## Top_convolution
module Top_convolution(
 input clk,
	input rst,
	input start,
	input en,
	input [12:0] addr,
	output [20:0] out,
	output [20:0] max_pl,
	output reg done,
	output pat_en,
	output [9:0] pat_addr,
	input [7:0] pat_dout,
	output img_en,
	output [17:0] img_addr,
	input [7:0] img_dout,
	output pc_en,
	output pc_we,
	output [9:0] pc_addr,
	output [10:0] pc_din,
	input [10:0] pc_dout,
	output ic_en,
	output ic_we,
	output [17:0] ic_addr,
	output [10:0] ic_din,
	input [10:0] ic_dout,
	output pl_en,
	output pl_we,
	output [12:0] pl_addr,
	output [20:0] pl_din,
	input [20:0] pl_dout
    );
Size in the first run: ~3100 cells after synthesis, about 290 flip-flops, ~240 I/O pins, ~27000 µm² of cells after synthesis.
Settings: LEC_CHECK=0, CAP_MARGIN=20, CORE_MARGIN=2, CORE_UTILIZATION=17, PLACE_DENSITY_LB_ADDON=0.01, SLEW_MARGIN=30; clock period 13.3 ns.
run.sh (not shown) runs the stock make flow with config.mk's settings and CLKGATE_MAP_FILE=.
==> next run, changes <==
Settings changed: CORE_UTILIZATION 17 to 70, CTS_CLUSTER_DIAMETER from default to 56, CTS_CLUSTER_SIZE from default to 49, PLACE_DENSITY_LB_ADDON 0.01 to default, SETUP_SLACK_MARGIN from default to 2.38, SLEW_MARGIN 30 to 20.
Clock period 13.3 ns to 8.36 ns, I/O delays scaled along.
Final area grows by 2.9%.
Cell count shrinks by 26%.
Worst setup slack loses 2.2 ns.
Clock skew grows by 0.027 ns.
Global-route usage grows by 25 points.
Area after synthesis is unchanged.
Non-clock buffer count grows by 209.
Utilization grows by 68 points.
==> next run, changes <==
Settings changed: ABC_AREA from default to 1, CAP_MARGIN 20 to 5, CTS_CLUSTER_DIAMETER 56 to 60, CTS_CLUSTER_SIZE 49 to default, MAX_ROUTING_LAYER from default to met4, SETUP_SLACK_MARGIN 2.38 to default, SLEW_MARGIN 20 to 30.
Clock period 8.36 ns to 5.83 ns, I/O delays scaled along.
Outcome: This time the run never finished: it broke off in global routing (5_1_grt) (GRT-0232). Die size rose by a few percent. Area after synthesis rose by a few percent. Synthesized cell count is higher by a quarter to a third.
==> next run, changes <==
Settings changed: ABC_AREA 1 to default, CAP_MARGIN 5 to 30, CORE_UTILIZATION 70 to 72, CTS_CLUSTER_DIAMETER 60 to default, CTS_CLUSTER_SIZE from default to 53, MAX_ROUTING_LAYER met4 to default, PLACE_DENSITY_LB_ADDON from default to 0.27, SLEW_MARGIN 30 to 20.
Clock period 5.83 ns to 7.33 ns, I/O delays scaled along.
This time the run completed, yet does not pass: max-capacitance violations, max-slew violations, negative setup slack.
Synthesized area decreases by 3.3%.
Synthesized cell count fell by 19%.
Die area drops by 5.9%.
==> next run, changes <==
Settings changed: ABC_AREA from default to 1, CAP_MARGIN 30 to 20, CTS_CLUSTER_DIAMETER from default to 378, CTS_CLUSTER_SIZE 53 to 100, PLACE_DENSITY from default to 0.42, PLACE_DENSITY_LB_ADDON 0.27 to default, TNS_END_PERCENT from default to 5.
Clock period 7.33 ns to 5.56 ns, I/O delays scaled along.
Now the flow ended with an error in global routing (5_1_grt).
Die area went up by 3.4%.
Synthesized cell count rose by 23%.
Area after synthesis is higher by 3.5%.
==> next run, changes <==
Settings changed: ABC_AREA 1 to default, CORE_UTILIZATION 72 to 66, CTS_CLUSTER_DIAMETER 378 to default, CTS_CLUSTER_SIZE 100 to default, PLACE_DENSITY 0.42 to default, TNS_END_PERCENT 5 to default.
Clock period 5.56 ns to 10.0 ns, I/O delays scaled along.
Result: The changed run completed with no timing, DRC or antenna violations. Area after synthesis shrinks by 3.3%. Die area grows by about 5.3%. Synthesized cell count drops by about 19%.


Setup of job 7623:
Top_convolution again, from the RTL that the note above started with.
clock: 5.19 ns
lec_check: 0
abc_area: 1
cap_margin: 20
core_aspect_ratio: 1.3
core_margin: 2
core_utilization: 72
cts_cluster_diameter: 308
cts_cluster_size: 95
place_density: 0.83
setup_slack_margin: 0.8
slew_margin: 20
In the summary table, job 7623 is marked failed, with error GRT-0116 raised in 5_1_grt.
Input changes introduced in job 1120 (baseline for comparison: job 7623):
Settings: clearing CTS_CLUSTER_DIAMETER, which used to be 308; clearing ABC_AREA, which used to be 1; clearing SETUP_SLACK_MARGIN, which used to be 0.8; swapping 20 for 30 in CAP_MARGIN; clearing CORE_ASPECT_RATIO, which used to be 1.3; putting PLACE_DENSITY_LB_ADDON at 0.27 where nothing was set; clearing PLACE_DENSITY, which used to be 0.83; swapping 95 for 51 in CTS_CLUSTER_SIZE; swapping 5.19 for 7.33 in the clock period (ns, I/O delays scaled along).
==> results <==
- Job 1120 finished every stage; the final checks, however, were not passed, the failures being max-capacitance violations, max-slew violations, negative setup slack.
- In the tables for job 1120 and job 7623, synthesized cell count reads higher with job 7623.
- Of the two candidates, job 7623 has the worse half-perimeter wire length after detailed placement and job 1120 the better one.
- Job 1120 — core outline area about 3% lower, job 7623 as reference
- Simple-gate share of the synthesized area on job 1120 is down relative to job 7623.
- Job 1120 vs. job 7623: sequential-to-total area share from yosys stat went up by 0.79 points.
- Against job 7623, count of buffers added by post-CTS timing repair for setup in job 1120 fell by more than half.
- The starting density of the core of job 1120 and that of job 7623 are within noise of each other.
- Area share of xor/xnor cells in the synthesized design for job 1120: 1.8 points up relative to job 7623
- Taking job 7623 as the reference point, the Yosys chip area of job 1120 falls by 930 um2.
- Going from job 7623 to job 1120, chip area shrinks by 3.3%.
## Diff of input files: job 8352 against job 1120
Settings: PLACE_DENSITY_LB_ADDON no longer set, was 0.27; CORE_UTILIZATION now 66, was 72; CTS_CLUSTER_SIZE no longer set, was 51.
Results
From the logs: job 1120 reached the end of the flow and failed the layout checks with max-capacitance violations, max-slew violations, negative setup slack. What the final checks of job 8352 revealed, after a flow that finished every stage, was a layout that fails on negative setup slack. Compared job 8352 vs job 1120, and overall chip area is up in job 8352. Longest individual stage delay on the worst path is lower on job 8352. Core util | job 8352 vs job 1120 | job 8352 lower. Job 8352 vs job 1120: cell count up slightly. In job 8352 the logic gate share of total power turned out 1.6 points lower than in job 1120. When job 8352 is set beside job 1120, its wire length of the first global-routing pass turns out to be about 7% smaller. On via count, the higher figure sits with job 1120, not job 8352. Job 1120 → job 8352: total power after layout now smaller; part of the total power dissipated in the clock network rose 0.6 points. Route | job 8352 vs job 1120 | wire shorter in job 8352. met5 as the highest signal layer in the routed design was reported by job 1120, and met4 by job 8352. Looking at worst hold slack, job 8352 sits 23 ps lower than job 1120 does.
### job 8352 -> job 3713
Settings: CAP_MARGIN: 30 -> 20; CORE_UTILIZATION: 66 -> 61; ABC_AREA: unset -> 1; the clock period (ns, I/O delays scaled along): 7.33 -> 5.63.
## What came out
- From the logs: job 3713 reached the end of the flow and failed the layout checks with negative setup slack.
- Job 3713 reports a higher global-route usage over all layers than job 8352 does.
- In the metrics for job 3713 and job 8352, the one carrying the lower final core utilization is job 3713.
- On antenna diode count, the higher figure sits with job 8352, not job 3713.
- Sort job 3713 and job 8352 by design area asc -> top: job 8352
- [compare] base=job 8352 new=job 3713: via count higher; cell area after technology mapping higher.
- Job 3713: logic gate share of total power higher than job 8352
- As of job 3713, per-cell routed wire length had fallen by a few percent compared to job 8352.
No activity file was given, so power comes from the tool's default toggle rates.
